==> design.v <==
module enc_bundler(
	input wire 						bundling_features,
    input wire [617-1:0]	bits_to_bundle,
    output wire 					thresholded_bit
    );
	localparam integer ENCODING_BIT_THR = 6;
    logic [1:0] tree_add_lvl_0	[0:307];
    wire  [2:0] tree_add_lvl_1	[0:153];
    wire  [3:0] tree_add_lvl_2	[0:76];
    wire  [4:0] tree_add_lvl_3	[0:38];
    wire  [5:0] tree_add_lvl_4	[0:18];
    wire  [6:0] tree_add_lvl_5	[0:9];
    wire  [7:0] tree_add_lvl_6	[0:4];
    wire  [8:0] tree_add_lvl_7	[0:1];
    wire  [9:0] tree_add_lvl_8;
    wire  [9:0] accumulated_sum;
	always_comb begin
			for (int i = 0; i < 308; i++ ) begin
			  tree_add_lvl_0[i] = bits_to_bundle[2*i] + bits_to_bundle[(2*i)+1];
			end
	end
    for (genvar i = 0; i < 154; i++ ) begin
      assign tree_add_lvl_1[i] = tree_add_lvl_0[2*i] + tree_add_lvl_0[(2*i)+1];
    end
    for (genvar i = 0; i < 77; i++ ) begin
      assign tree_add_lvl_2[i] = tree_add_lvl_1[2*i] + tree_add_lvl_1[(2*i)+1];
    end
    for (genvar i = 0; i < 38; i++ ) begin
      assign tree_add_lvl_3[i] = tree_add_lvl_2[2*i] + tree_add_lvl_2[(2*i)+1];
    end
    assign tree_add_lvl_3[38] = tree_add_lvl_2[76] + bits_to_bundle[616];
    for (genvar i = 0; i < 19; i++ ) begin
      assign tree_add_lvl_4[i] = tree_add_lvl_3[2*i] + tree_add_lvl_3[(2*i)+1];
    end
    for (genvar i = 0; i < 9; i++ ) begin
      assign tree_add_lvl_5[i] = tree_add_lvl_4[2*i] + tree_add_lvl_4[(2*i)+1];
    end
    assign tree_add_lvl_5[9] = tree_add_lvl_4[18] + tree_add_lvl_3[38];
    for (genvar i = 0; i < 5; i++ ) begin
      assign tree_add_lvl_6[i] = tree_add_lvl_5[2*i] + tree_add_lvl_5[(2*i)+1];
    end
    for (genvar i = 0; i < 2; i++ ) begin
      assign tree_add_lvl_7[i] = tree_add_lvl_6[2*i] + tree_add_lvl_6[(2*i)+1];
    end
    assign tree_add_lvl_8 = tree_add_lvl_7[0] + tree_add_lvl_7[1];
    assign accumulated_sum = tree_add_lvl_8 + tree_add_lvl_6[4]; 
    assign thresholded_bit = (accumulated_sum > ENCODING_BIT_THR) ? 1'b1 : 1'b0;
endmodule  
module enc_bundler_top(
	input  wire 						clk,
	input  wire 						nrst,
	input  wire 						bundling_features,
	input  wire [617-1:0]	bits_to_bundle,
	output logic 						encoded_bit
	);
	wire thresholded_bit;
	enc_bundler ENC_BUNDLER(
		.bundling_features					(bundling_features),
		.bits_to_bundle						(bits_to_bundle),
		.thresholded_bit					(thresholded_bit)
	);
	always_ff @(posedge clk or negedge nrst) begin
		if (!nrst) begin
			encoded_bit <= 1'b0;
		end
		else if (bundling_features) begin
			encoded_bit <= thresholded_bit;
		end
		else begin
			encoded_bit <= encoded_bit;
		end
	end
endmodule
==> run.sh <==
#!/bin/bash
# the make line also repeats each setting of config.mk as NAME=value (left out here)
make -C /OpenROAD-flow-scripts/flow DESIGN_CONFIG=/design/flow/config.mk WORK_HOME=/design/flow/orfs CLKGATE_MAP_FILE= finish
==> config.mk <==
export PLATFORM = sky130hd
export DESIGN_NAME = enc_bundler_top
export DESIGN_NICKNAME = enc_bundler_top
export VERILOG_FILES = /design/flow/design.v
export SDC_FILE = /design/flow/constraint.sdc
export NUM_CORES = 4
export LEC_CHECK = 0
export ABC_AREA = 1
export CAP_MARGIN = 20
export CELL_PAD_IN_SITES_GLOBAL_PLACEMENT = 1
export CORE_ASPECT_RATIO = 0.54
export CORE_MARGIN = 2
export CORE_UTILIZATION = 57
export CTS_CLUSTER_DIAMETER = 224
export CTS_CLUSTER_SIZE = 80
export GPL_ROUTABILITY_DRIVEN = 0
export GPL_TIMING_DRIVEN = 1
export MAX_ROUTING_LAYER = met5
export SETUP_SLACK_MARGIN = 0.3
export SLEW_MARGIN = 20
export TNS_END_PERCENT = 60
==> constraint.sdc <==
create_clock -name core_clock -period 6.62 [get_ports {clk}]
set_input_delay 1.3240 -clock core_clock [delete_from_list [all_inputs] [get_ports {clk}]]
set_output_delay 1.3240 -clock core_clock [all_outputs]
set_load 0.01 [all_outputs]
==> tab_implementation.tex, run 1 <==
% Table of physical implementation metrics
\begin{tabular}{lr}
\hline
Metric & Value \\
\hline
\multicolumn{2}{l}{\textbf{Run status}} \\
\quad Status & stopped before the end \\
\quad Stopped at & global placement \\
\quad Err & [ERROR GPL-0301] Utilization 100.141 \% exceeds 100\%. \\
\multicolumn{2}{l}{\textbf{Synth}} \\
\quad Cell count after synthesis & 1696 \\
\quad Post-synthesis async set-or-reset flop share & 1.00 \\
\quad Fraction of the mapped netlist area in adder cells & 0.767 \\
\quad Yosys Chip Area & 0.0169 mm2 \\
\quad Fraction of the yosys area taken by sequential cells & 0.00148 \\
\quad Netlist Area Pre-Place & approximately 0.017 mm2 \\
\quad Yosys top cell by area & sky130\_fd\_sc\_hd\_\_fa\_1 \\
\quad Synthesized-area fraction occupied by ao, oa, aoi and oai cells & 0.00385 \\
\quad Largest cells by area after synthesis & sky130\_fd\_sc\_hd\_\_fa\_1 71\%, sky130\_fd\_sc\_hd\_\_inv\_1 21\%, sky130\_fd\_sc\_hd\_\_ha\_1 5.8\% \\
\quad Cell types with the highest counts after synthesis & 946 x sky130\_fd\_sc\_hd\_\_inv\_1, 599 x sky130\_fd\_sc\_hd\_\_fa\_1, 78 x sky130\_fd\_sc\_hd\_\_ha\_1, 31 x sky130\_fd\_sc\_hd\_\_nand2\_1 \\
\quad MUX share of area & 0 \\
\quad Ys cells & roughly 1700 \\
\quad Count of flip-flops with a built-in enable after synthesis & 0 \\
\quad Distinct cell type count of the synthesized netlist & 17 \\
\quad Synth top area share & 0.709 \\
\quad Mapped Nets & $\sim$3000 \\
\quad Number of warning messages in the yosys log & 3 \\
\quad Most common cell in the netlist & sky130\_fd\_sc\_hd\_\_inv\_1 \\
\quad XOR Share, Synth & 0 \\
\quad Mean post-synth cell area & between 9 and 10 um2 \\
\quad Flip-flop cell with the highest count after synthesis & sky130\_fd\_sc\_hd\_\_dfrtp\_1 \\
\quad Comb area leader & adder cells \\
\quad Synth Area in Simple Gates & 0.0177 \\
\quad Count of state elements after synthesis & 1 \\
\multicolumn{2}{l}{\textbf{Floorplan}} \\
\quad Core Util at FP & 0.579 \\
\quad Ports & just over 600 \\
\quad Number of rows in the core area & about 46 \\
\quad Die area & roughly 0.031 mm2 \\
\quad Horizontal die dimension & 238 um \\
\quad Die Span Y & $\sim$130 um \\
\quad Area inside the core boundary & slightly below 0.03 mm2 \\
\hline
\end{tabular}
==> run 2, diff against run 1 <==
- ABC_AREA: 1 -> default
- PLACE_DENSITY: default -> 0.6
- clock period: 6.62 -> 9.33 ns (I/O delays scaled with it)
==> tab_implementation.tex, run 2 <==
% Synthesis and place-and-route results
\begin{tabular}{lr}
\hline
Metric & Value \\
\hline
\multicolumn{2}{l}{\textbf{Run status}} \\
\quad Status & failed layout checks \\
\quad Layout Check Fail Reasons & negative setup slack \\
\multicolumn{2}{l}{\textbf{Synth}} \\
\quad Count of state elements after synthesis & 1 (unchanged) \\
\quad MUX share of area & 0.000595 (+0.000595) \\
\quad Mean post-synth cell area & 10.1 um2 (+1.6\%) \\
\quad Largest cells by area after synthesis & sky130\_fd\_sc\_hd\_\_fa\_1 71\%, sky130\_fd\_sc\_hd\_\_inv\_1 21\%, sky130\_fd\_sc\_hd\_\_ha\_1 5.8\% \\
\quad XOR Share, Synth & 0.000520 (+0.000520) \\
\quad Post-synthesis async set-or-reset flop share & 1.00 (unchanged) \\
\quad Yosys Chip Area & 0.0168 mm2 (-0.51\%) \\
\quad Number of warning messages in the yosys log & 3 (unchanged) \\
\quad Fraction of the yosys area taken by sequential cells & 0.00149 (+0.00000759) \\
\quad Cell count after synthesis & 1661 (-2.1\%) \\
\quad Synth top area share & 0.713 (+0.00364) \\
\quad Comb area leader & adder cells \\
\quad Cell types with the highest counts after synthesis & 938 x sky130\_fd\_sc\_hd\_\_inv\_1, 599 x sky130\_fd\_sc\_hd\_\_fa\_1, 78 x sky130\_fd\_sc\_hd\_\_ha\_1, 6 x sky130\_fd\_sc\_hd\_\_nor2\_1 \\
\quad Most common cell in the netlist & sky130\_fd\_sc\_hd\_\_inv\_1 \\
\quad Mapped Nets & 2958 (-1.2\%) \\
\quad Netlist Area Pre-Place & 0.0168 mm2 (-0.51\%) \\
\quad Distinct cell type count of the synthesized netlist & 34 (+17) \\
\quad Synthesized-area fraction occupied by ao, oa, aoi and oai cells & 0.0105 (+0.00664) \\
\quad Fraction of the mapped netlist area in adder cells & 0.771 (+0.00393) \\
\quad Count of flip-flops with a built-in enable after synthesis & 0 (unchanged) \\
\quad Flip-flop cell with the highest count after synthesis & sky130\_fd\_sc\_hd\_\_dfrtp\_1 \\
\quad Synth Area in Simple Gates & 0.00714 (-0.0105) \\
\quad Yosys top cell by area & sky130\_fd\_sc\_hd\_\_fa\_1 \\
\quad Ys cells & 1661 (-2.1\%) \\
\multicolumn{2}{l}{\textbf{STA}} \\
\quad Max Transition Viols Final & 0 \\
\quad Total negative setup slack & -1.72 ns \\
\quad Fin crit share & 1.18 \\
\quad Slew margin rel. & 0.746 \\
\quad Number of setup violations in the final report & 1 \\
\quad Min Hold Slack & around 0.57 ns \\
\quad Slew at the pin with the worst max-slew slack & approximately 0.38 ns \\
\quad Highest Clock Rate & 90.5 MHz \\
\quad Time the final worst path needs with I/O delays and setup & 11.05 ns \\
\quad Worst path setup slack after routing & -1.72 ns \\
\quad Setup Skew & 0 ns \\
\quad Hold violation total from the final report & 0 \\
\quad Unrepaired setup endpoints after global routing & true \\
\multicolumn{2}{l}{\textbf{Worst setup path}} \\
\quad Instance count on the critical path & 32 \\
\quad Cell occurring most often along the worst timing path & sky130\_fd\_sc\_hd\_\_fa\_1 \\
\quad Arrival time at the worst endpoint & roughly 11 ns \\
\quad Worst path slowest cell & sky130\_fd\_sc\_hd\_\_fa\_1 \\
\quad FF-to-FF setup slack & a little under 9 ns \\
\quad Depth of the worst register-to-register path & 2 \\
\quad Capture point of the worst path & encoded\_bit\$\_DFFE\_PN0P\_ \\
\quad Data required time at the worst endpoint & around 9.2 ns \\
\quad Kind of start point of the critical path & input pin \\
\quad Launch point of the worst reg-to-reg path & encoded\_bit\$\_DFFE\_PN0P\_ \\
\quad Worst setup path start & bits\_to\_bundle[443] \\
\quad Category of cells accounting for the largest share of critical-path delay & adder cells \\
\quad Highest cell delay on the worst timing path & $\sim$0.54 ns \\
\quad Buf/Inv on CP & 12 \\
\quad Worst reg2reg path endpoint & encoded\_bit\$\_DFFE\_PN0P\_ \\
\quad Largest fanout of any net on the critical path & 3 \\
\quad Critical Setup Path Class & input pin to flip-flop \\
\quad Critical path endpoint category & flip-flop \\
\multicolumn{2}{l}{\textbf{CTS}} \\
\quad \# hold bufs at CTS & 0 \\
\quad \# Post-CTS Setup Buffers & 0 \\
\quad Clock latency on the worst-skew pair & 0 ns \\
\quad Post-cts resize count & 2 \\
\quad Clock-pin slew of the registers on the worst-case setup and hold paths & 0 ns \\
\multicolumn{2}{l}{\textbf{Floorplan}} \\
\quad Number of rows in the core area & 46 (unchanged) \\
\quad Core Util at FP & 0.577 (-0.00182) \\
\quad Die area & 0.0310 mm2 (-0.50\%) \\
\quad Area inside the core boundary & 0.0292 mm2 (-0.20\%) \\
\quad Ports & 621 (unchanged) \\
\quad Die Span Y & 130 um (-0.25\%) \\
\quad Horizontal die dimension & 238 um (-0.25\%) \\
\multicolumn{2}{l}{\textbf{Global routing}} \\
\quad Largest net degree at the start of global routing & 6 \\
\quad GRT Total Usage & 0.320 \\
\quad Via count of the first global-routing pass & 14200 \\
\quad Total global routing overflow & 0 \\
\quad Global-route wire length before repair & around 74 mm \\
\quad Antenna violations before repair & 21 \\
\multicolumn{2}{l}{\textbf{Flow run}} \\
\quad Tally of max-capacitance violations & 0 \\
\quad Total tool warning count & 35 \\
\multicolumn{2}{l}{\textbf{Cells and area}} \\
\quad Non-filler instance count after layout & roughly 2700 \\
\quad \# fillers & approximately 1900 \\
\quad Layout Nets & 3596 \\
\quad Final core area utilization & 0.812 \\
\quad Area grow syn2layout & 40.8\% \\
\quad Post-route cell area & 0.0237 mm2 \\
\quad Logic area & 0.0133 mm2 \\
\quad Seq. cell area & between 20 and 30 um2 \\
\multicolumn{2}{l}{\textbf{Route}} \\
\quad TritonRoute pass-1 iters & 5 \\
\quad Number of vias per cell & 4.45 \\
\quad Wirelength per Cell & 17.4 um \\
\quad Detailed Route Iter0 Violations & 397 \\
\quad Number of remaining DRC errors & 0 \\
\quad Routed wire length & 47.0 mm \\
\quad Total met3 wirelength after detailed routing & between 3 and 4 mm \\
\quad Total via count in the routed design & around 12000 \\
\quad Uppermost routed layer & met5 \\
\quad Routed Antenna Nets & 0 \\
\quad Wire length on met1 & around 18 mm \\
\quad Routed met2 length & roughly 24 mm \\
\multicolumn{2}{l}{\textbf{Placement}} \\
\quad Estimated wirelength of the detail-placed design & 46.4 mm \\
\quad Worst Setup Slack post-DPL & -1.74 ns \\
\quad \# port buffers & 620 \\
\quad Placed instance count & about 2700 \\
\quad Instance area at placement & about 0.024 mm2 \\
\multicolumn{2}{l}{\textbf{Worst hold path}} \\
\quad Min-Delay Path Depth & 2 \\
\quad Start point of the worst hold path & encoded\_bit\$\_DFFE\_PN0P\_ \\
\quad Worst min-delay path category & flip-flop to flip-flop \\
\quad Capture endpoint of the worst hold path & encoded\_bit\$\_DFFE\_PN0P\_ \\
\hline
\end{tabular}
## run 2: layer usage
metal	vias to the layer above	track usage
li1	5469	-
met1	6041	0.417
met2	430	0.542
met3	80	0.0745
met4	10	0.105
met5	-	0
## run 2: cell type report
class                           count  share of cell area
Inverter                          938               0.149
Sequential cell                     1             0.00106
Antenna cell                       20             0.00211
Tap cell                          384              0.0203
Timing Repair Buffer              636               0.267
Multi-Input combinational cell    722               0.561
==> run 3, diff against run 2 <==
- CELL_PAD_IN_SITES_GLOBAL_PLACEMENT: 1 -> default
- CORE_ASPECT_RATIO: 0.54 -> default
- CORE_UTILIZATION: 57 -> 56
- CTS_CLUSTER_DIAMETER: 224 -> default
- CTS_CLUSTER_SIZE: 80 -> default
- GPL_ROUTABILITY_DRIVEN: 0 -> default
- GPL_TIMING_DRIVEN: 1 -> default
- MAX_ROUTING_LAYER: met5 -> default
- PLACE_DENSITY: 0.6 -> default
- PLACE_DENSITY_LB_ADDON: default -> 0.01
- SETUP_SLACK_MARGIN: 0.3 -> 1.88
- TNS_END_PERCENT: 60 -> 5
- clock period: 9.33 -> 6.53 ns (I/O delays scaled with it)
==> tab_implementation.tex, run 3 <==
% Synthesis and place-and-route results
\begin{tabular}{lr}
\hline
Metric & Value \\
\hline
\multicolumn{2}{l}{\textbf{Run status}} \\
\quad Status & failed layout checks \\
\quad Layout Check Fail Reasons & negative setup slack \\
\multicolumn{2}{l}{\textbf{Placement}} \\
\quad \# port buffers & 620 (unchanged) \\
\quad Final weighted congestion of routability-driven global placement & 0.908 \\
\quad Instance area at placement & 0.0236 mm2 (-0.16\%) \\
\quad Estimated wirelength of the detail-placed design & 44.4 mm (-4.2\%) \\
\multicolumn{2}{l}{\textbf{Synth}} \\
\quad Mean post-synth cell area & 10.1 um2 (unchanged) \\
\quad Mapped Nets & 2958 (unchanged) \\
\quad Netlist Area Pre-Place & 0.0168 mm2 (unchanged) \\
\quad Most common cell in the netlist & sky130\_fd\_sc\_hd\_\_inv\_1 \\
\quad Distinct cell type count of the synthesized netlist & 34 (unchanged) \\
\quad MUX share of area & 0.000595 (unchanged) \\
\quad XOR Share, Synth & 0.000520 (unchanged) \\
\quad Largest cells by area after synthesis & sky130\_fd\_sc\_hd\_\_fa\_1 71\%, sky130\_fd\_sc\_hd\_\_inv\_1 21\%, sky130\_fd\_sc\_hd\_\_ha\_1 5.8\% \\
\quad Number of warning messages in the yosys log & 3 (unchanged) \\
\quad Synth top area share & 0.713 (unchanged) \\
\quad Fraction of the mapped netlist area in adder cells & 0.771 (unchanged) \\
\quad Comb area leader & adder cells \\
\quad Yosys Chip Area & 0.0168 mm2 (unchanged) \\
\quad Cell types with the highest counts after synthesis & 938 x sky130\_fd\_sc\_hd\_\_inv\_1, 599 x sky130\_fd\_sc\_hd\_\_fa\_1, 78 x sky130\_fd\_sc\_hd\_\_ha\_1, 6 x sky130\_fd\_sc\_hd\_\_nor2\_1 \\
\quad Ys cells & 1661 (unchanged) \\
\quad Fraction of the yosys area taken by sequential cells & 0.00149 (unchanged) \\
\quad Cell count after synthesis & 1661 (unchanged) \\
\quad Flip-flop cell with the highest count after synthesis & sky130\_fd\_sc\_hd\_\_dfrtp\_1 \\
\quad Yosys top cell by area & sky130\_fd\_sc\_hd\_\_fa\_1 \\
\quad Post-synthesis async set-or-reset flop share & 1.00 (unchanged) \\
\quad Count of flip-flops with a built-in enable after synthesis & 0 (unchanged) \\
\quad Synth Area in Simple Gates & 0.00714 (unchanged) \\
\quad Count of state elements after synthesis & 1 (unchanged) \\
\quad Synthesized-area fraction occupied by ao, oa, aoi and oai cells & 0.0105 (unchanged) \\
\multicolumn{2}{l}{\textbf{Flow run}} \\
\quad Total tool warning count & 32 (-8.6\%) \\
\quad Tally of max-capacitance violations & 0 (unchanged) \\
\multicolumn{2}{l}{\textbf{STA}} \\
\quad Setup Skew & 0 ns (unchanged) \\
\quad Worst path setup slack after routing & -3.93 ns (-2.21 ns) \\
\quad Total negative setup slack & -3.93 ns (-2.21 ns) \\
\quad Fin crit share & 1.60 (+0.418) \\
\quad Slew margin rel. & 0.762 (+0.0162) \\
\quad Time the final worst path needs with I/O delays and setup & 10.46 ns \\
\quad Max Transition Viols Final & 0 (unchanged) \\
\quad Hold violation total from the final report & 0 (unchanged) \\
\quad Unrepaired setup endpoints after global routing & true \\
\quad Number of setup violations in the final report & 1 (unchanged) \\
\quad Slew at the pin with the worst max-slew slack & 0.354 ns (-0.0218 ns) \\
\quad Highest Clock Rate & between 90 and 100 MHz \\
\multicolumn{2}{l}{\textbf{Worst setup path}} \\
\quad Worst path slowest cell & sky130\_fd\_sc\_hd\_\_fa\_1 \\
\quad Worst reg2reg path endpoint & encoded\_bit\$\_DFFE\_PN0P\_ \\
\quad Largest fanout of any net on the critical path & 3 (unchanged) \\
\quad Data required time at the worst endpoint & 6.39 ns (-2.80 ns) \\
\quad Cell occurring most often along the worst timing path & sky130\_fd\_sc\_hd\_\_fa\_1 \\
\quad Kind of start point of the critical path & input pin \\
\quad Launch point of the worst reg-to-reg path & encoded\_bit\$\_DFFE\_PN0P\_ \\
\quad Depth of the worst register-to-register path & 2 (unchanged) \\
\quad Category of cells accounting for the largest share of critical-path delay & adder cells \\
\quad Arrival time at the worst endpoint & 10.32 ns (-0.59 ns) \\
\quad Critical Setup Path Class & input pin to flip-flop \\
\quad Capture point of the worst path & encoded\_bit\$\_DFFE\_PN0P\_ \\
\quad Highest cell delay on the worst timing path & 0.55 ns (about the same) \\
\quad FF-to-FF setup slack & 5.83 ns (-2.81 ns) \\
\quad Buf/Inv on CP & 13 (+1) \\
\quad Critical path endpoint category & flip-flop \\
\quad Instance count on the critical path & 33 (+3.1\%) \\
\quad Worst setup path start & bits\_to\_bundle[443] \\
\multicolumn{2}{l}{\textbf{Worst hold path}} \\
\quad Min-Delay Path Depth & 2 (unchanged) \\
\quad Worst min-delay path category & flip-flop to flip-flop \\
\quad Capture endpoint of the worst hold path & encoded\_bit\$\_DFFE\_PN0P\_ \\
\quad Start point of the worst hold path & encoded\_bit\$\_DFFE\_PN0P\_ \\
\multicolumn{2}{l}{\textbf{Route}} \\
\quad Detailed Route Iter0 Violations & 214 (-46\%) \\
\quad TritonRoute pass-1 iters & 4 (-1) \\
\quad Total via count in the routed design & 12000 (-0.44\%) \\
\quad Wirelength per Cell & 16.6 um (-4.8\%) \\
\quad Number of remaining DRC errors & 0 (unchanged) \\
\quad Routed wire length & 44.7 mm (-5.0\%) \\
\quad Number of vias per cell & 4.44 (-0.29\%) \\
\quad Routed Antenna Nets & 0 (unchanged) \\
\multicolumn{2}{l}{\textbf{Cells and area}} \\
\quad Logic area & 0.0133 mm2 (+0.18\%) \\
\quad \# fillers & 1974 (+4.6\%) \\
\quad Area grow syn2layout & 40.7\% (about the same) \\
\quad Seq. cell area & 25.0 um2 (unchanged) \\
\quad Post-route cell area & 0.0237 mm2 (about the same) \\
\quad Layout Nets & 3591 (-0.14\%) \\
\multicolumn{2}{l}{\textbf{Global routing}} \\
\quad Via count of the first global-routing pass & 14400 (+2.0\%) \\
\quad Global-route wire length before repair & 71.0 mm (-3.6\%) \\
\quad Total global routing overflow & 0 (unchanged) \\
\quad Antenna violations before repair & 14 (-33\%) \\
\quad Largest net degree at the start of global routing & 6 (unchanged) \\
\quad GRT Total Usage & 0.298 (-0.0218) \\
\multicolumn{2}{l}{\textbf{Floorplan}} \\
\quad Area inside the core boundary & 0.0296 mm2 (+1.6\%) \\
\quad Number of rows in the core area & 63 (+37\%) \\
\quad Core Util at FP & 0.568 (-0.00891) \\
\quad Die area & 0.0315 mm2 (+1.5\%) \\
\quad Ports & 621 (unchanged) \\
\quad Die Span Y & 177 um (+36\%) \\
\quad Horizontal die dimension & 177 um (-25\%) \\
\multicolumn{2}{l}{\textbf{CTS}} \\
\quad Clock-pin slew of the registers on the worst-case setup and hold paths & 0 ns (unchanged) \\
\quad \# hold bufs at CTS & 0 (unchanged) \\
\quad Clock latency on the worst-skew pair & 0 ns (unchanged) \\
\hline
\end{tabular}
==> run 3: metal layers <==
metal	up-vias	global-route usage	part of all wire
met5	-	0	0.00029
met4	2	0.0898	0.033
met3	84	0.0589	0.069
met2	373	0.575	0.57
met1	6065	0.330	0.32
li1	5453	-	-
==> run 3: layout make-up <==
| class | instances | area share |
|---|---|---|
| Multi-Input combinational cell | 722 | 0.562 |
| Timing Repair Buffer | 631 | 0.266 |
| Inverter | 938 | 0.149 |
| Tap cell | 390 | 0.0206 |
| Antenna cell | 15 | 0.00158 |
| Sequential cell | 1 | 0.00106 |
==> run 3: stage by stage <==
| step | util | hold slack (ns) | cells | worst slack (ns) |
|---|---|---|---|---|
| floorplan | - | 0.598 | 1661 | -3.09 |
| global placement | 0.796 | 0.585 | 2681 | -3.86 |
| detailed placement | 0.796 | 0.576 | 2681 | -3.98 |
| CTS | 0.797 | 0.579 | 2682 | -3.94 |
| global route | 0.799 | 0.619 | 2696 | -4.21 |
| finish | 0.799 | 0.586 | 2697 | -3.93 |
==> run 3: what timing repair did <==
action                     4_1_cts  5_1_grt
setup buffers                    1        0
setup endpoints to repair        1        1
gates resized                    4        6
pin swaps                        9        3
gates cloned                     0        0
==> run 4, diff against run 3 <==
- CORE_UTILIZATION: 56 -> 58
- CTS_CLUSTER_DIAMETER: default -> 316
- CTS_CLUSTER_SIZE: default -> 63
- GPL_ROUTABILITY_DRIVEN: default -> 0
- PLACE_DENSITY: default -> 0.6
- PLACE_DENSITY_LB_ADDON: 0.01 -> default
- SETUP_SLACK_MARGIN: 1.88 -> default
- TNS_END_PERCENT: 5 -> default
- clock period: 6.53 -> 10.8 ns (I/O delays scaled with it)
==> tab_implementation.tex, run 4 <==
% Synthesis and place-and-route results
\begin{tabular}{lr}
\hline
Metric & Value \\
\hline
\multicolumn{2}{l}{\textbf{Run status}} \\
\quad Status & failed layout checks \\
\quad Layout Check Fail Reasons & negative setup slack \\
\multicolumn{2}{l}{\textbf{Route}} \\
\quad TritonRoute pass-1 iters & 4 (unchanged) \\
\quad Wirelength per Cell & 16.7 um (+0.87\%) \\
\quad Detailed Route Iter0 Violations & 270 (+26\%) \\
\quad Routed wire length & 45.0 mm (+0.72\%) \\
\quad Routed Antenna Nets & 0 (unchanged) \\
\quad Total via count in the routed design & 11900 (-0.23\%) \\
\quad Number of vias per cell & 4.44 (about the same) \\
\quad Number of remaining DRC errors & 0 (unchanged) \\
\multicolumn{2}{l}{\textbf{CTS}} \\
\quad Clock latency on the worst-skew pair & 0 ns (unchanged) \\
\quad Clock-pin slew of the registers on the worst-case setup and hold paths & 0 ns (unchanged) \\
\multicolumn{2}{l}{\textbf{Floorplan}} \\
\quad Die Span Y & 174 um (-1.7\%) \\
\quad Core Util at FP & 0.588 (+0.0201) \\
\quad Horizontal die dimension & 174 um (-1.7\%) \\
\quad Area inside the core boundary & 0.0286 mm2 (-3.4\%) \\
\quad Die area & 0.0304 mm2 (-3.4\%) \\
\quad Ports & 621 (unchanged) \\
\quad Number of rows in the core area & 62 (-1.6\%) \\
\multicolumn{2}{l}{\textbf{Cells and area}} \\
\quad Area grow syn2layout & 40.4\% \\
\quad \# fillers & 1743 (-12\%) \\
\quad Logic area & 0.0133 mm2 (about the same) \\
\quad Final core area utilization & 0.826 (+0.0265) \\
\quad Seq. cell area & 25.0 um2 (unchanged) \\
\quad Layout Nets & 3584 (-0.19\%) \\
\multicolumn{2}{l}{\textbf{Synth}} \\
\quad Netlist Area Pre-Place & 0.0168 mm2 (unchanged) \\
\quad Synth top area share & 0.713 (unchanged) \\
\quad Distinct cell type count of the synthesized netlist & 34 (unchanged) \\
\quad Fraction of the yosys area taken by sequential cells & 0.00149 (unchanged) \\
\quad MUX share of area & 0.000595 (unchanged) \\
\quad Flip-flop cell with the highest count after synthesis & sky130\_fd\_sc\_hd\_\_dfrtp\_1 \\
\quad Count of state elements after synthesis & 1 (unchanged) \\
\quad Count of flip-flops with a built-in enable after synthesis & 0 (unchanged) \\
\quad Yosys Chip Area & 0.0168 mm2 (unchanged) \\
\quad Cell count after synthesis & 1661 (unchanged) \\
\quad Cell types with the highest counts after synthesis & 938 x sky130\_fd\_sc\_hd\_\_inv\_1, 599 x sky130\_fd\_sc\_hd\_\_fa\_1, 78 x sky130\_fd\_sc\_hd\_\_ha\_1, 6 x sky130\_fd\_sc\_hd\_\_nor2\_1 \\
\quad Mean post-synth cell area & 10.1 um2 (unchanged) \\
\quad Comb area leader & adder cells \\
\quad Largest cells by area after synthesis & sky130\_fd\_sc\_hd\_\_fa\_1 71\%, sky130\_fd\_sc\_hd\_\_inv\_1 21\%, sky130\_fd\_sc\_hd\_\_ha\_1 5.8\% \\
\quad Ys cells & 1661 (unchanged) \\
\quad Fraction of the mapped netlist area in adder cells & 0.771 (unchanged) \\
\quad XOR Share, Synth & 0.000520 (unchanged) \\
\quad Most common cell in the netlist & sky130\_fd\_sc\_hd\_\_inv\_1 \\
\quad Yosys top cell by area & sky130\_fd\_sc\_hd\_\_fa\_1 \\
\quad Post-synthesis async set-or-reset flop share & 1.00 (unchanged) \\
\quad Mapped Nets & 2958 (unchanged) \\
\quad Synth Area in Simple Gates & 0.00714 (unchanged) \\
\quad Number of warning messages in the yosys log & 3 (unchanged) \\
\quad Synthesized-area fraction occupied by ao, oa, aoi and oai cells & 0.0105 (unchanged) \\
\multicolumn{2}{l}{\textbf{Worst setup path}} \\
\quad Largest fanout of any net on the critical path & 4 (+1) \\
\quad Instance count on the critical path & 32 (-3.0\%) \\
\quad Cell occurring most often along the worst timing path & sky130\_fd\_sc\_hd\_\_fa\_1 \\
\quad FF-to-FF setup slack & 10.09 ns (+4.26 ns) \\
\quad Category of cells accounting for the largest share of critical-path delay & adder cells \\
\quad Critical Setup Path Class & input pin to flip-flop \\
\quad Capture point of the worst path & encoded\_bit\$\_DFFE\_PN0P\_ \\
\quad Worst reg2reg path endpoint & encoded\_bit\$\_DFFE\_PN0P\_ \\
\quad Data required time at the worst endpoint & 10.66 ns (+4.27 ns) \\
\quad Worst path slowest cell & sky130\_fd\_sc\_hd\_\_fa\_1 \\
\quad Buf/Inv on CP & 12 (-1) \\
\quad Depth of the worst register-to-register path & 2 (unchanged) \\
\quad Arrival time at the worst endpoint & 11.16 ns (+0.84 ns) \\
\quad Critical path endpoint category & flip-flop \\
\quad Highest cell delay on the worst timing path & 0.53 ns (-0.02 ns) \\
\quad Launch point of the worst reg-to-reg path & encoded\_bit\$\_DFFE\_PN0P\_ \\
\quad Worst setup path start & bits\_to\_bundle[599] \\
\quad Kind of start point of the critical path & input pin \\
\multicolumn{2}{l}{\textbf{STA}} \\
\quad Number of setup violations in the final report & 1 (unchanged) \\
\quad Hold violation total from the final report & 0 (unchanged) \\
\quad Fin crit share & 1.05 (-0.556) \\
\quad Highest Clock Rate & 88.5 MHz \\
\quad Slew margin rel. & 0.798 (+0.0352) \\
\quad Setup Skew & 0 ns (unchanged) \\
\quad Worst path setup slack after routing & -0.500 ns (+3.43 ns) \\
\quad Slew at the pin with the worst max-slew slack & 0.300 ns (-0.0534 ns) \\
\quad Total negative setup slack & -0.500 ns (+3.43 ns) \\
\quad Unrepaired setup endpoints after global routing & true \\
\quad Time the final worst path needs with I/O delays and setup & around 11 ns \\
\quad Max Transition Viols Final & 0 (unchanged) \\
\multicolumn{2}{l}{\textbf{Placement}} \\
\quad Estimated wirelength of the detail-placed design & 44.4 mm (about the same) \\
\quad \# port buffers & 620 (unchanged) \\
\multicolumn{2}{l}{\textbf{Global routing}} \\
\quad Global-route wire length before repair & 72.3 mm (+1.8\%) \\
\quad Via count of the first global-routing pass & 14500 (+0.71\%) \\
\quad Total global routing overflow & 0 (unchanged) \\
\quad Antenna violations before repair & 26 (+12) \\
\quad GRT Total Usage & 0.314 (+0.0157) \\
\quad Largest net degree at the start of global routing & 7 (+1) \\
\multicolumn{2}{l}{\textbf{Worst hold path}} \\
\quad Min-Delay Path Depth & 2 (unchanged) \\
\quad Worst min-delay path category & flip-flop to flip-flop \\
\quad Capture endpoint of the worst hold path & encoded\_bit\$\_DFFE\_PN0P\_ \\
\quad Start point of the worst hold path & encoded\_bit\$\_DFFE\_PN0P\_ \\
\multicolumn{2}{l}{\textbf{Flow run}} \\
\quad Total tool warning count & 32 (unchanged) \\
\quad Tally of max-capacitance violations & 0 (unchanged) \\
\hline
\end{tabular}
==> run 4: what timing repair did <==
action                     in CTS  in global routing
pin swaps                      24                  2
resized                        14                  0
hold buffers                    0                  0
buffers inserted                2                  0
setup endpoints to repair       1                  1
gates cloned                    0                  0
hold endpoints to repair        0                  0
==> run 4: stage by stage <==
step | instance area, um2 | cells | hold slack (ns) | setup slack [ns]
3_5_place_dp | 23500 | 2667 | 0.581 | -0.577
2_1_floorplan | 16800 | 1661 | 0.598 | 0.287
3_3_place_gp | 23500 | 2667 | 0.594 | -0.454
4_1_cts | 23600 | 2669 | 0.605 | -0.487
5_1_grt | 23600 | 2693 | 0.637 | -0.801
6_report | 23600 | 2693 | 0.610 | -0.500
==> run 4: cell type report <==
type,instances,area share
tap,384,0.0203
multi-input combinational,722,0.563
sequential,1,0.00106
inverter,938,0.149
antenna,24,0.00254
timing repair buffer,624,0.264
==> run 4: metal layers <==
metal,GRT usage,vias to the layer above,part of all wire
met3,0.0661,96,0.072
met2,0.590,402,0.56
li1,-,5447,-
met1,0.344,5998,0.32
met5,0,-,0.00091
met4,0.129,6,0.048
==> run 5, diff against run 4 <==
- CAP_MARGIN: 20 -> 40
- CELL_PAD_IN_SITES_DETAIL_PLACEMENT: default -> 1
- CELL_PAD_IN_SITES_GLOBAL_PLACEMENT: default -> 1
- CORE_ASPECT_RATIO: default -> 0.54
- CORE_UTILIZATION: 58 -> 37
- CTS_CLUSTER_DIAMETER: 316 -> 365
- CTS_CLUSTER_SIZE: 63 -> 96
- GPL_ROUTABILITY_DRIVEN: 0 -> 1
- GPL_TIMING_DRIVEN: default -> 1
- MAX_ROUTING_LAYER: default -> met5
- PLACE_DENSITY: 0.6 -> default
- PLACE_DENSITY_LB_ADDON: default -> 0.15
- SETUP_SLACK_MARGIN: default -> 0.3
- SLEW_MARGIN: 20 -> 30
- TNS_END_PERCENT: default -> 95
- clock period: 10.8 -> 12.5 ns (I/O delays scaled with it)
==> tab_implementation.tex, run 5 <==
% Synthesis and place-and-route results
\begin{tabular}{lr}
\hline
Metric & Value \\
\hline
\multicolumn{2}{l}{\textbf{Worst setup path}} \\
\quad Cell occurring most often along the worst timing path & sky130\_fd\_sc\_hd\_\_fa\_1 \\
\quad Instance count on the critical path & 28 (-13\%) \\
\quad Worst setup path start & bits\_to\_bundle[401] \\
\quad Largest fanout of any net on the critical path & 3 (-1) \\
\quad Worst path slowest cell & sky130\_fd\_sc\_hd\_\_fa\_1 \\
\quad Launch point of the worst reg-to-reg path & encoded\_bit\$\_DFFE\_PN0P\_ \\
\quad FF-to-FF setup slack & 11.82 ns (+1.73 ns) \\
\quad Category of cells accounting for the largest share of critical-path delay & adder cells \\
\quad Capture point of the worst path & encoded\_bit\$\_DFFE\_PN0P\_ \\
\quad Highest cell delay on the worst timing path & 0.57 ns (+0.04 ns) \\
\quad Critical path endpoint category & flip-flop \\
\quad Critical Setup Path Class & input pin to flip-flop \\
\quad Arrival time at the worst endpoint & 11.68 ns (+0.52 ns) \\
\quad Worst reg2reg path endpoint & encoded\_bit\$\_DFFE\_PN0P\_ \\
\quad Depth of the worst register-to-register path & 2 (unchanged) \\
\quad Data required time at the worst endpoint & 12.36 ns (+1.70 ns) \\
\quad Kind of start point of the critical path & input pin \\
\quad Buf/Inv on CP & 9 (-3) \\
\multicolumn{2}{l}{\textbf{Floorplan}} \\
\quad Horizontal die dimension & 294 um (+69\%) \\
\quad Core Util at FP & 0.375 (-0.213) \\
\quad Ports & 621 (unchanged) \\
\quad Number of rows in the core area & 57 (-8.1\%) \\
\quad Die area & 0.0473 mm2 (+56\%) \\
\quad Die Span Y & 161 um (-7.8\%) \\
\quad Area inside the core boundary & 0.0449 mm2 (+57\%) \\
\multicolumn{2}{l}{\textbf{Synth}} \\
\quad Number of warning messages in the yosys log & 3 (unchanged) \\
\quad Comb area leader & adder cells \\
\quad Fraction of the mapped netlist area in adder cells & 0.771 (unchanged) \\
\quad MUX share of area & 0.000595 (unchanged) \\
\quad XOR Share, Synth & 0.000520 (unchanged) \\
\quad Mapped Nets & 2958 (unchanged) \\
\quad Largest cells by area after synthesis & sky130\_fd\_sc\_hd\_\_fa\_1 71\%, sky130\_fd\_sc\_hd\_\_inv\_1 21\%, sky130\_fd\_sc\_hd\_\_ha\_1 5.8\% \\
\quad Synth Area in Simple Gates & 0.00714 (unchanged) \\
\quad Count of state elements after synthesis & 1 (unchanged) \\
\quad Distinct cell type count of the synthesized netlist & 34 (unchanged) \\
\quad Flip-flop cell with the highest count after synthesis & sky130\_fd\_sc\_hd\_\_dfrtp\_1 \\
\quad Netlist Area Pre-Place & 0.0168 mm2 (unchanged) \\
\quad Synth top area share & 0.713 (unchanged) \\
\quad Yosys Chip Area & 0.0168 mm2 (unchanged) \\
\quad Post-synthesis async set-or-reset flop share & 1.00 (unchanged) \\
\quad Count of flip-flops with a built-in enable after synthesis & 0 (unchanged) \\
\quad Mean post-synth cell area & 10.1 um2 (unchanged) \\
\quad Fraction of the yosys area taken by sequential cells & 0.00149 (unchanged) \\
\quad Most common cell in the netlist & sky130\_fd\_sc\_hd\_\_inv\_1 \\
\quad Ys cells & 1661 (unchanged) \\
\quad Cell count after synthesis & 1661 (unchanged) \\
\quad Synthesized-area fraction occupied by ao, oa, aoi and oai cells & 0.0105 (unchanged) \\
\quad Yosys top cell by area & sky130\_fd\_sc\_hd\_\_fa\_1 \\
\quad Cell types with the highest counts after synthesis & 938 x sky130\_fd\_sc\_hd\_\_inv\_1, 599 x sky130\_fd\_sc\_hd\_\_fa\_1, 78 x sky130\_fd\_sc\_hd\_\_ha\_1, 6 x sky130\_fd\_sc\_hd\_\_nor2\_1 \\
\multicolumn{2}{l}{\textbf{Global routing}} \\
\quad Via count of the first global-routing pass & 14800 (+1.6\%) \\
\quad Total global routing overflow & 0 (unchanged) \\
\quad Antenna violations before repair & 5 (-81\%) \\
\quad GRT Total Usage & 0.224 (-0.0897) \\
\quad Largest net degree at the start of global routing & 7 (unchanged) \\
\quad Global-route wire length before repair & 80.8 mm (+12\%) \\
\multicolumn{2}{l}{\textbf{STA}} \\
\quad Slew at the pin with the worst max-slew slack & 0.399 ns (+0.0993 ns) \\
\quad Number of setup violations in the final report & 0 (-1) \\
\quad Highest Clock Rate & 84.6 MHz \\
\quad Unrepaired setup endpoints after global routing & false \\
\quad Max Transition Viols Final & 0 (unchanged) \\
\quad Min Hold Slack & 0.567 ns (-0.0431 ns) \\
\quad Fin crit share & 0.946 (-0.100) \\
\quad Slew margin rel. & 0.730 (-0.0677) \\
\quad Time the final worst path needs with I/O delays and setup & about 12 ns \\
\quad Hold violation total from the final report & 0 (unchanged) \\
\quad Total negative setup slack & 0 ns (+0.500 ns) \\
\quad Setup Skew & 0 ns (unchanged) \\
\multicolumn{2}{l}{\textbf{Placement}} \\
\quad Final weighted congestion of routability-driven global placement & just under 0.9 \\
\quad \# port buffers & 620 (unchanged) \\
\quad Placed instance count & 2871 (+7.6\%) \\
\quad Estimated wirelength of the detail-placed design & 50.7 mm (+14\%) \\
\multicolumn{2}{l}{\textbf{Route}} \\
\quad Wirelength per Cell & 17.6 um (+5.3\%) \\
\quad Total via count in the routed design & 11800 (-1.6\%) \\
\quad Routed Antenna Nets & 0 (unchanged) \\
\quad Uppermost routed layer & met4 \\
\quad TritonRoute pass-1 iters & 4 (unchanged) \\
\quad Total met3 wirelength after detailed routing & 1.86 mm (-42\%) \\
\quad Routed wire length & 50.6 mm (+13\%) \\
\quad Number of vias per cell & 4.09 (-7.9\%) \\
\quad Number of remaining DRC errors & 0 (unchanged) \\
\quad Routed met2 length & 25.2 mm (+0.80\%) \\
\quad Detailed Route Iter0 Violations & 207 (-23\%) \\
\quad Wire length on met1 & 23.0 mm (+58\%) \\
\multicolumn{2}{l}{\textbf{CTS}} \\
\quad Clock-pin slew of the registers on the worst-case setup and hold paths & 0 ns (unchanged) \\
\quad Clock latency on the worst-skew pair & 0 ns (unchanged) \\
\multicolumn{2}{l}{\textbf{Cells and area}} \\
\quad Logic area & 0.0133 mm2 (about the same) \\
\quad \# fillers & 5057 (+190\%) \\
\quad Seq. cell area & 25.0 um2 (unchanged) \\
\quad Layout Nets & 3581 (-0.084\%) \\
\quad Area grow syn2layout & 41.5\% \\
\quad Non-filler instance count after layout & 2877 (+6.8\%) \\
\multicolumn{2}{l}{\textbf{Worst hold path}} \\
\quad Start point of the worst hold path & encoded\_bit\$\_DFFE\_PN0P\_ \\
\quad Min-Delay Path Depth & 2 (unchanged) \\
\quad Capture endpoint of the worst hold path & encoded\_bit\$\_DFFE\_PN0P\_ \\
\quad Worst min-delay path category & flip-flop to flip-flop \\
\multicolumn{2}{l}{\textbf{Flow run}} \\
\quad Tally of max-capacitance violations & 0 (unchanged) \\
\quad Total tool warning count & 29 (-9.4\%) \\
\multicolumn{2}{l}{\textbf{Run status}} \\
\quad Status & finished clean \\
\hline
\end{tabular}
==> run 5: repair_timing <==
action	CTS	global route
endpoints found under the setup margin	0	1
resized	0	6
hold buffers	0	0
setup buffers	0	1
==> run 5: layout make-up <==
type                    instances  share of cell area
multi-input cells             722               0.559
diodes                          5            0.000525
well taps                     590              0.0310
inverters                     938               0.148
repair buffers                621               0.261
flip-flops and latches          1             0.00105
==> run 5: metrics by stage <==
step / worst slack [ns] / instance area (um2) / util
final: 0.673 / 23800 / 0.530
after detailed placement: 0.580 / 23800 / 0.529
after global placement: 0.782 / 23800 / 0.529
after global routing: 0.302 / 23800 / 0.530
after CTS: 0.583 / 23800 / 0.529
after floorplan: 1.65 / 16800 / -
==> run 5: routing by layer <==
layer,global-route usage,vias to the layer above
met3,0.0191,24
met2,0.389,263
li1,-,5419
met1,0.319,6049
met5,0,-
met4,0.0241,0
==> run 6, diff against run 5 <==
- CAP_MARGIN: 40 -> 20
- CELL_PAD_IN_SITES_DETAIL_PLACEMENT: 1 -> default
- CELL_PAD_IN_SITES_GLOBAL_PLACEMENT: 1 -> 0
- CORE_UTILIZATION: 37 -> 71
- CTS_CLUSTER_DIAMETER: 365 -> 224
- CTS_CLUSTER_SIZE: 96 -> 80
- GPL_ROUTABILITY_DRIVEN: 1 -> 0
- MAX_ROUTING_LAYER: met5 -> met4
- PLACE_DENSITY: default -> 0.35
- PLACE_DENSITY_LB_ADDON: 0.15 -> default
- SLEW_MARGIN: 30 -> 25
- TNS_END_PERCENT: 95 -> 60
- clock period: 12.5 -> 11.5 ns (I/O delays scaled with it)
==> tab_implementation.tex, run 6 <==
% Table of physical implementation metrics
\begin{tabular}{lr}
\hline
Metric & Value \\
\hline
\multicolumn{2}{l}{\textbf{Floorplan}} \\
\quad Area inside the core boundary & 0.0233 mm2 (-48\%) \\
\quad Die Span Y & 117 um (-27\%) \\
\quad Number of rows in the core area & 41 (-28\%) \\
\quad Horizontal die dimension & 214 um (-27\%) \\
\quad Ports & 621 (unchanged) \\
\quad Die area & 0.0250 mm2 (-47\%) \\
\quad Core Util at FP & 0.723 (+0.348) \\
\multicolumn{2}{l}{\textbf{Synth}} \\
\quad XOR Share, Synth & 0.000520 (unchanged) \\
\quad Most common cell in the netlist & sky130\_fd\_sc\_hd\_\_inv\_1 \\
\quad Count of flip-flops with a built-in enable after synthesis & 0 (unchanged) \\
\quad Synthesized-area fraction occupied by ao, oa, aoi and oai cells & 0.0105 (unchanged) \\
\quad Ys cells & 1661 (unchanged) \\
\quad Yosys Chip Area & 0.0168 mm2 (unchanged) \\
\quad Largest cells by area after synthesis & sky130\_fd\_sc\_hd\_\_fa\_1 71\%, sky130\_fd\_sc\_hd\_\_inv\_1 21\%, sky130\_fd\_sc\_hd\_\_ha\_1 5.8\% \\
\quad Number of warning messages in the yosys log & 3 (unchanged) \\
\quad Mapped Nets & 2958 (unchanged) \\
\quad Synth top area share & 0.713 (unchanged) \\
\quad Post-synthesis async set-or-reset flop share & 1.00 (unchanged) \\
\quad Netlist Area Pre-Place & 0.0168 mm2 (unchanged) \\
\quad Distinct cell type count of the synthesized netlist & 34 (unchanged) \\
\quad Comb area leader & adder cells \\
\quad Fraction of the mapped netlist area in adder cells & 0.771 (unchanged) \\
\quad Mean post-synth cell area & 10.1 um2 (unchanged) \\
\quad Fraction of the yosys area taken by sequential cells & 0.00149 (unchanged) \\
\quad Synth Area in Simple Gates & 0.00714 (unchanged) \\
\quad Count of state elements after synthesis & 1 (unchanged) \\
\quad Cell count after synthesis & 1661 (unchanged) \\
\quad Cell types with the highest counts after synthesis & 938 x sky130\_fd\_sc\_hd\_\_inv\_1, 599 x sky130\_fd\_sc\_hd\_\_fa\_1, 78 x sky130\_fd\_sc\_hd\_\_ha\_1, 6 x sky130\_fd\_sc\_hd\_\_nor2\_1 \\
\quad Yosys top cell by area & sky130\_fd\_sc\_hd\_\_fa\_1 \\
\quad Flip-flop cell with the highest count after synthesis & sky130\_fd\_sc\_hd\_\_dfrtp\_1 \\
\quad MUX share of area & 0.000595 (unchanged) \\
\multicolumn{2}{l}{\textbf{Run status}} \\
\quad Stopped at & detailed placement \\
\quad Err & [ERROR DPL-0038] Utilization greater than 100\%, impossible to legalize \\
\quad Status & stopped before the end \\
\multicolumn{2}{l}{\textbf{Placement}} \\
\quad \# port buffers & 620 (unchanged) \\
\hline
\end{tabular}
==> run 6: through the flow <==
step / cell area (um2) / setup WS (ns) / hold WS (ns)
floorplan: 16800 / 0.847 / 0.598
global placement: 23400 / 0.130 / 0.555
==> run 7, diff against run 6 <==
- ABC_AREA: default -> 1
- CELL_PAD_IN_SITES_GLOBAL_PLACEMENT: 0 -> default
- CORE_ASPECT_RATIO: 0.54 -> default
- CORE_UTILIZATION: 71 -> 67
- CTS_CLUSTER_DIAMETER: 224 -> 371
- CTS_CLUSTER_SIZE: 80 -> 99
- GPL_ROUTABILITY_DRIVEN: 0 -> default
- GPL_TIMING_DRIVEN: 1 -> default
- MAX_ROUTING_LAYER: met4 -> default
- PLACE_DENSITY: 0.35 -> 0.42
- SETUP_SLACK_MARGIN: 0.3 -> default
- SLEW_MARGIN: 25 -> 20
- TNS_END_PERCENT: 60 -> 20
- clock period: 11.5 -> 11.1 ns (I/O delays scaled with it)
==> tab_implementation.tex, run 7 <==
% Table of physical implementation metrics
\begin{tabular}{lr}
\hline
Metric & Value \\
\hline
\multicolumn{2}{l}{\textbf{Synth}} \\
\quad Synth Area in Simple Gates & 0.0177 (+0.0105) \\
\quad Fraction of the yosys area taken by sequential cells & 0.00148 (-0.00000759) \\
\quad Count of flip-flops with a built-in enable after synthesis & 0 (unchanged) \\
\quad Cell count after synthesis & 1696 (+2.1\%) \\
\quad Count of state elements after synthesis & 1 (unchanged) \\
\quad Cell types with the highest counts after synthesis & 946 x sky130\_fd\_sc\_hd\_\_inv\_1, 599 x sky130\_fd\_sc\_hd\_\_fa\_1, 78 x sky130\_fd\_sc\_hd\_\_ha\_1, 31 x sky130\_fd\_sc\_hd\_\_nand2\_1 \\
\quad Mapped Nets & 2993 (+1.2\%) \\
\quad XOR Share, Synth & 0 (-0.000520) \\
\quad Number of warning messages in the yosys log & 3 (unchanged) \\
\quad Most common cell in the netlist & sky130\_fd\_sc\_hd\_\_inv\_1 \\
\quad Flip-flop cell with the highest count after synthesis & sky130\_fd\_sc\_hd\_\_dfrtp\_1 \\
\quad Yosys top cell by area & sky130\_fd\_sc\_hd\_\_fa\_1 \\
\quad Synth top area share & 0.709 (-0.00364) \\
\quad Fraction of the mapped netlist area in adder cells & 0.767 (-0.00393) \\
\quad Synthesized-area fraction occupied by ao, oa, aoi and oai cells & 0.00385 (-0.00664) \\
\quad Yosys Chip Area & 0.0169 mm2 (+0.51\%) \\
\quad Comb area leader & adder cells \\
\quad Distinct cell type count of the synthesized netlist & 17 (-50\%) \\
\quad Post-synthesis async set-or-reset flop share & 1.00 (unchanged) \\
\quad MUX share of area & 0 (-0.000595) \\
\quad Ys cells & 1696 (+2.1\%) \\
\quad Netlist Area Pre-Place & 0.0169 mm2 (+0.51\%) \\
\quad Largest cells by area after synthesis & sky130\_fd\_sc\_hd\_\_fa\_1 71\%, sky130\_fd\_sc\_hd\_\_inv\_1 21\%, sky130\_fd\_sc\_hd\_\_ha\_1 5.8\% \\
\quad Mean post-synth cell area & 9.97 um2 (-1.6\%) \\
\multicolumn{2}{l}{\textbf{Floorplan}} \\
\quad Die area & 0.0265 mm2 (+6.1\%) \\
\quad Number of rows in the core area & 58 (+41\%) \\
\quad Horizontal die dimension & 163 um (-24\%) \\
\quad Area inside the core boundary & 0.0250 mm2 (+7.2\%) \\
\quad Core Util at FP & 0.678 (-0.0450) \\
\quad Die Span Y & 163 um (+39\%) \\
\multicolumn{2}{l}{\textbf{Run status}} \\
\quad Status & stopped before the end \\
\quad Err & [ERROR PPL-0024] Number of IO pins (621) exceeds maximum number of available positions (582). Increase the die perimeter from 651.56um to 844.56um. \\
\quad Stopped at & I/O pin placement \\
\hline
\end{tabular}
==> run 8, diff against run 7 <==
- CAP_MARGIN: 20 -> 0
- CORE_ASPECT_RATIO: default -> 0.71
- CORE_UTILIZATION: 67 -> 72
- CTS_CLUSTER_DIAMETER: 371 -> 313
- CTS_CLUSTER_SIZE: 99 -> 15
- HOLD_SLACK_MARGIN: default -> 0.29
- PLACE_DENSITY: 0.42 -> default
- SETUP_SLACK_MARGIN: default -> 0.47
- TNS_END_PERCENT: 20 -> default
- clock period: 11.1 -> 5.2 ns (I/O delays scaled with it)
==> tab_implementation.tex, run 8 <==
% Table of physical implementation metrics
\begin{tabular}{lr}
\hline
Metric & Value \\
\hline
\multicolumn{2}{l}{\textbf{Synth}} \\
\quad Most common cell in the netlist & sky130\_fd\_sc\_hd\_\_inv\_1 \\
\quad Ys cells & 1696 (unchanged) \\
\quad Flip-flop cell with the highest count after synthesis & sky130\_fd\_sc\_hd\_\_dfrtp\_1 \\
\quad Count of state elements after synthesis & 1 (unchanged) \\
\quad Cell types with the highest counts after synthesis & 946 x sky130\_fd\_sc\_hd\_\_inv\_1, 599 x sky130\_fd\_sc\_hd\_\_fa\_1, 78 x sky130\_fd\_sc\_hd\_\_ha\_1, 31 x sky130\_fd\_sc\_hd\_\_nand2\_1 \\
\quad Mapped Nets & 2993 (unchanged) \\
\quad XOR Share, Synth & 0 (unchanged) \\
\quad Yosys top cell by area & sky130\_fd\_sc\_hd\_\_fa\_1 \\
\quad Synthesized-area fraction occupied by ao, oa, aoi and oai cells & 0.00385 (unchanged) \\
\quad Distinct cell type count of the synthesized netlist & 17 (unchanged) \\
\quad Mean post-synth cell area & 9.97 um2 (unchanged) \\
\quad Largest cells by area after synthesis & sky130\_fd\_sc\_hd\_\_fa\_1 71\%, sky130\_fd\_sc\_hd\_\_inv\_1 21\%, sky130\_fd\_sc\_hd\_\_ha\_1 5.8\% \\
\quad Yosys Chip Area & 0.0169 mm2 (unchanged) \\
\quad Post-synthesis async set-or-reset flop share & 1.00 (unchanged) \\
\quad Number of warning messages in the yosys log & 3 (unchanged) \\
\quad Cell count after synthesis & 1696 (unchanged) \\
\quad Synth Area in Simple Gates & 0.0177 (unchanged) \\
\quad Count of flip-flops with a built-in enable after synthesis & 0 (unchanged) \\
\quad Comb area leader & adder cells \\
\quad MUX share of area & 0 (unchanged) \\
\quad Fraction of the mapped netlist area in adder cells & 0.767 (unchanged) \\
\quad Fraction of the yosys area taken by sequential cells & 0.00148 (unchanged) \\
\quad Synth top area share & 0.709 (unchanged) \\
\quad Netlist Area Pre-Place & 0.0169 mm2 (unchanged) \\
\multicolumn{2}{l}{\textbf{Run status}} \\
\quad Err & [ERROR PPL-0024] Number of IO pins (621) exceeds maximum number of available positions (588). Increase the die perimeter from 638.11um to 844.56um. \\
\quad Stopped at & I/O pin placement \\
\quad Status & stopped before the end \\
\multicolumn{2}{l}{\textbf{Floorplan}} \\
\quad Die area & 0.0248 mm2 (-6.7\%) \\
\quad Core Util at FP & 0.730 (+0.0525) \\
\quad Horizontal die dimension & 186 um (+14\%) \\
\quad Die Span Y & 133 um (-18\%) \\
\quad Number of rows in the core area & 47 (-19\%) \\
\quad Area inside the core boundary & 0.0232 mm2 (-7.2\%) \\
\hline
\end{tabular}
==> run 9, diff against run 8 <==
- ABC_AREA: 1 -> default
- CAP_MARGIN: 0 -> 20
- CELL_PAD_IN_SITES_GLOBAL_PLACEMENT: default -> 0
- CORE_ASPECT_RATIO: 0.71 -> 0.54
- CORE_UTILIZATION: 72 -> 66
- CTS_CLUSTER_DIAMETER: 313 -> 224
- CTS_CLUSTER_SIZE: 15 -> default
- GPL_ROUTABILITY_DRIVEN: default -> 1
- GPL_TIMING_DRIVEN: default -> 1
- HOLD_SLACK_MARGIN: 0.29 -> default
- MAX_ROUTING_LAYER: default -> met5
- SETUP_SLACK_MARGIN: 0.47 -> 0.3
- TNS_END_PERCENT: default -> 60
- clock period: 5.2 -> 9.35 ns (I/O delays scaled with it)
==> tab_implementation.tex, run 9 <==
% Table of physical implementation metrics
\begin{tabular}{lr}
\hline
Metric & Value \\
\hline
\multicolumn{2}{l}{\textbf{Synth}} \\
\quad Cell types with the highest counts after synthesis & 938 x sky130\_fd\_sc\_hd\_\_inv\_1, 599 x sky130\_fd\_sc\_hd\_\_fa\_1, 78 x sky130\_fd\_sc\_hd\_\_ha\_1, 6 x sky130\_fd\_sc\_hd\_\_nor2\_1 \\
\quad Synthesized-area fraction occupied by ao, oa, aoi and oai cells & 0.0105 (+0.00664) \\
\quad Cell count after synthesis & 1661 (-2.1\%) \\
\quad Mean post-synth cell area & 10.1 um2 (+1.6\%) \\
\quad Mapped Nets & 2958 (-1.2\%) \\
\quad Largest cells by area after synthesis & sky130\_fd\_sc\_hd\_\_fa\_1 71\%, sky130\_fd\_sc\_hd\_\_inv\_1 21\%, sky130\_fd\_sc\_hd\_\_ha\_1 5.8\% \\
\quad Yosys top cell by area & sky130\_fd\_sc\_hd\_\_fa\_1 \\
\quad Comb area leader & adder cells \\
\quad Fraction of the mapped netlist area in adder cells & 0.771 (+0.00393) \\
\quad Number of warning messages in the yosys log & 3 (unchanged) \\
\quad Fraction of the yosys area taken by sequential cells & 0.00149 (+0.00000759) \\
\quad Synth top area share & 0.713 (+0.00364) \\
\quad Count of state elements after synthesis & 1 (unchanged) \\
\quad Distinct cell type count of the synthesized netlist & 34 (+17) \\
\quad Count of flip-flops with a built-in enable after synthesis & 0 (unchanged) \\
\quad Post-synthesis async set-or-reset flop share & 1.00 (unchanged) \\
\quad Yosys Chip Area & 0.0168 mm2 (-0.51\%) \\
\quad Synth Area in Simple Gates & 0.00714 (-0.0105) \\
\quad MUX share of area & 0.000595 (+0.000595) \\
\quad XOR Share, Synth & 0.000520 (+0.000520) \\
\quad Ys cells & 1661 (-2.1\%) \\
\quad Flip-flop cell with the highest count after synthesis & sky130\_fd\_sc\_hd\_\_dfrtp\_1 \\
\quad Most common cell in the netlist & sky130\_fd\_sc\_hd\_\_inv\_1 \\
\quad Netlist Area Pre-Place & 0.0168 mm2 (-0.51\%) \\
\multicolumn{2}{l}{\textbf{Floorplan}} \\
\quad Die Span Y & 121 um (-8.9\%) \\
\quad Number of rows in the core area & 42 (-11\%) \\
\quad Area inside the core boundary & 0.0248 mm2 (+6.8\%) \\
\quad Ports & 621 \\
\quad Horizontal die dimension & 221 um (+19\%) \\
\quad Die area & 0.0269 mm2 (+8.5\%) \\
\quad Core Util at FP & 0.680 (-0.0501) \\
\multicolumn{2}{l}{\textbf{Placement}} \\
\quad Placed instance count & about 2600 \\
\quad Estimated wirelength of the detail-placed design & 61.9 mm \\
\quad Worst Setup Slack post-DPL & -2.10 ns \\
\quad Final weighted congestion of routability-driven global placement & between 0.9 and 1 \\
\quad \# port buffers & 620 \\
\multicolumn{2}{l}{\textbf{Run status}} \\
\quad Stopped at & global routing \\
\quad Status & stopped before the end \\
\multicolumn{2}{l}{\textbf{CTS}} \\
\quad \# hold bufs at CTS & 0 \\
\hline
\end{tabular}
-- run 9: per-stage QoR --
step,instance area [um2],utilization
3_5_place_dp,23600,0.952
4_1_cts,23600,0.952
3_3_place_gp,23600,0.952
2_1_floorplan,16800,-
-- run 9: timing repair --
action / 4_1_cts
pin swaps: 6
hold endpoints to repair: 0
setup endpoints to repair: 1
setup buffers: 1
resized: 5
==> run 10, diff against run 9 <==
- CELL_PAD_IN_SITES_GLOBAL_PLACEMENT: 0 -> default
- CORE_ASPECT_RATIO: 0.54 -> default
- CORE_UTILIZATION: 66 -> 55
- CTS_CLUSTER_DIAMETER: 224 -> 272
- CTS_CLUSTER_SIZE: default -> 90
- GPL_ROUTABILITY_DRIVEN: 1 -> default
- GPL_TIMING_DRIVEN: 1 -> default
- MAX_ROUTING_LAYER: met5 -> default
- MIN_ROUTING_LAYER: default -> met1
- PLACE_DENSITY_LB_ADDON: default -> 0.04
- SETUP_SLACK_MARGIN: 0.3 -> default
- TNS_END_PERCENT: 60 -> default
- clock period: 9.35 -> 12.5 ns (I/O delays scaled with it)
==> tab_implementation.tex, run 10 <==
% Synthesis and place-and-route results
\begin{tabular}{lr}
\hline
Metric & Value \\
\hline
\multicolumn{2}{l}{\textbf{Synth}} \\
\quad Yosys Chip Area & 0.0168 mm2 (unchanged) \\
\quad Flip-flop cell with the highest count after synthesis & sky130\_fd\_sc\_hd\_\_dfrtp\_1 \\
\quad Largest cells by area after synthesis & sky130\_fd\_sc\_hd\_\_fa\_1 71\%, sky130\_fd\_sc\_hd\_\_inv\_1 21\%, sky130\_fd\_sc\_hd\_\_ha\_1 5.8\% \\
\quad Count of flip-flops with a built-in enable after synthesis & 0 (unchanged) \\
\quad Netlist Area Pre-Place & 0.0168 mm2 (unchanged) \\
\quad Cell types with the highest counts after synthesis & 938 x sky130\_fd\_sc\_hd\_\_inv\_1, 599 x sky130\_fd\_sc\_hd\_\_fa\_1, 78 x sky130\_fd\_sc\_hd\_\_ha\_1, 6 x sky130\_fd\_sc\_hd\_\_nor2\_1 \\
\quad Yosys top cell by area & sky130\_fd\_sc\_hd\_\_fa\_1 \\
\quad Mean post-synth cell area & 10.1 um2 (unchanged) \\
\quad Most common cell in the netlist & sky130\_fd\_sc\_hd\_\_inv\_1 \\
\quad Ys cells & 1661 (unchanged) \\
\quad MUX share of area & 0.000595 (unchanged) \\
\quad Distinct cell type count of the synthesized netlist & 34 (unchanged) \\
\quad Synth top area share & 0.713 (unchanged) \\
\quad Fraction of the yosys area taken by sequential cells & 0.00149 (unchanged) \\
\quad Post-synthesis async set-or-reset flop share & 1.00 (unchanged) \\
\quad Cell count after synthesis & 1661 (unchanged) \\
\quad Mapped Nets & 2958 (unchanged) \\
\quad Number of warning messages in the yosys log & 3 (unchanged) \\
\quad Synth Area in Simple Gates & 0.00714 (unchanged) \\
\quad Comb area leader & adder cells \\
\quad Count of state elements after synthesis & 1 (unchanged) \\
\quad Fraction of the mapped netlist area in adder cells & 0.771 (unchanged) \\
\quad Synthesized-area fraction occupied by ao, oa, aoi and oai cells & 0.0105 (unchanged) \\
\quad XOR Share, Synth & 0.000520 (unchanged) \\
\multicolumn{2}{l}{\textbf{Worst setup path}} \\
\quad Critical Setup Path Class & input pin to flip-flop \\
\quad Instance count on the critical path & 32 \\
\quad Arrival time at the worst endpoint & between 10 and 15 ns \\
\quad Worst setup path start & bits\_to\_bundle[437] \\
\multicolumn{2}{l}{\textbf{Floorplan}} \\
\quad Area inside the core boundary & 0.0303 mm2 (+23\%) \\
\quad Die Span Y & 179 um (+47\%) \\
\quad Number of rows in the core area & 64 (+52\%) \\
\quad Die area & 0.0320 mm2 (+19\%) \\
\quad Ports & 621 (unchanged) \\
\quad Core Util at FP & 0.555 (-0.125) \\
\quad Horizontal die dimension & 179 um (-19\%) \\
\multicolumn{2}{l}{\textbf{Global routing}} \\
\quad Global-route wire length before repair & about 70 mm \\
\quad Total global routing overflow & 0 \\
\multicolumn{2}{l}{\textbf{STA}} \\
\quad Slew at the pin with the worst max-slew slack & $\sim$0.37 ns \\
\quad Highest Clock Rate & $\sim$85 MHz \\
\multicolumn{2}{l}{\textbf{CTS}} \\
\quad Post-cts resize count & 0 (-5) \\
\quad \# hold bufs at CTS & 0 (unchanged) \\
\quad \# Post-CTS Setup Buffers & 0 (-1) \\
\multicolumn{2}{l}{\textbf{Placement}} \\
\quad Instance area at placement & 0.0235 mm2 (-0.10\%) \\
\quad \# port buffers & 620 (unchanged) \\
\quad Final weighted congestion of routability-driven global placement & 0.928 (-5.0\%) \\
\quad Estimated wirelength of the detail-placed design & 43.7 mm (-29\%) \\
\multicolumn{2}{l}{\textbf{Run status}} \\
\quad Status & finished clean \\
\multicolumn{2}{l}{\textbf{Flow run}} \\
\quad Tally of max-capacitance violations & 0 \\
\hline
\end{tabular}
==> run 10: layer usage <==
| layer | vias up | track usage | share of wire | wire (um) |
|---|---|---|---|---|
| li1 | 5432 | - | - | - |
| met1 | 6028 | 0.311 | 0.31 | 13800 |
| met2 | 445 | 0.540 | 0.56 | 24500 |
| met3 | 106 | 0.0564 | 0.078 | 3450 |
| met4 | 0 | 0.121 | 0.052 | 2310 |
| met5 | - | 0 | 0 | 0 |
==> run 10: through the flow <==
step	hold slack [ns]	cells	setup slack (ns)	utilization
2_1_floorplan	0.598	1661	1.65	-
3_3_place_gp	0.578	2677	0.887	0.775
3_5_place_dp	0.585	2677	0.734	0.775
4_1_cts	0.590	2677	0.724	0.775
5_1_grt	0.639	2693	0.333	0.777
6_report	0.592	2695	0.719	0.777
==> run 10: area by class of cell <==
class | instances | area (um2)
antenna | 18 | 45.0
fill | 2080 | 6770
inverter | 938 | 3520
multi-input combinational | 722 | 13300
sequential | 1 | 25.0
tap | 396 | 495
timing repair buffer | 620 | 6210
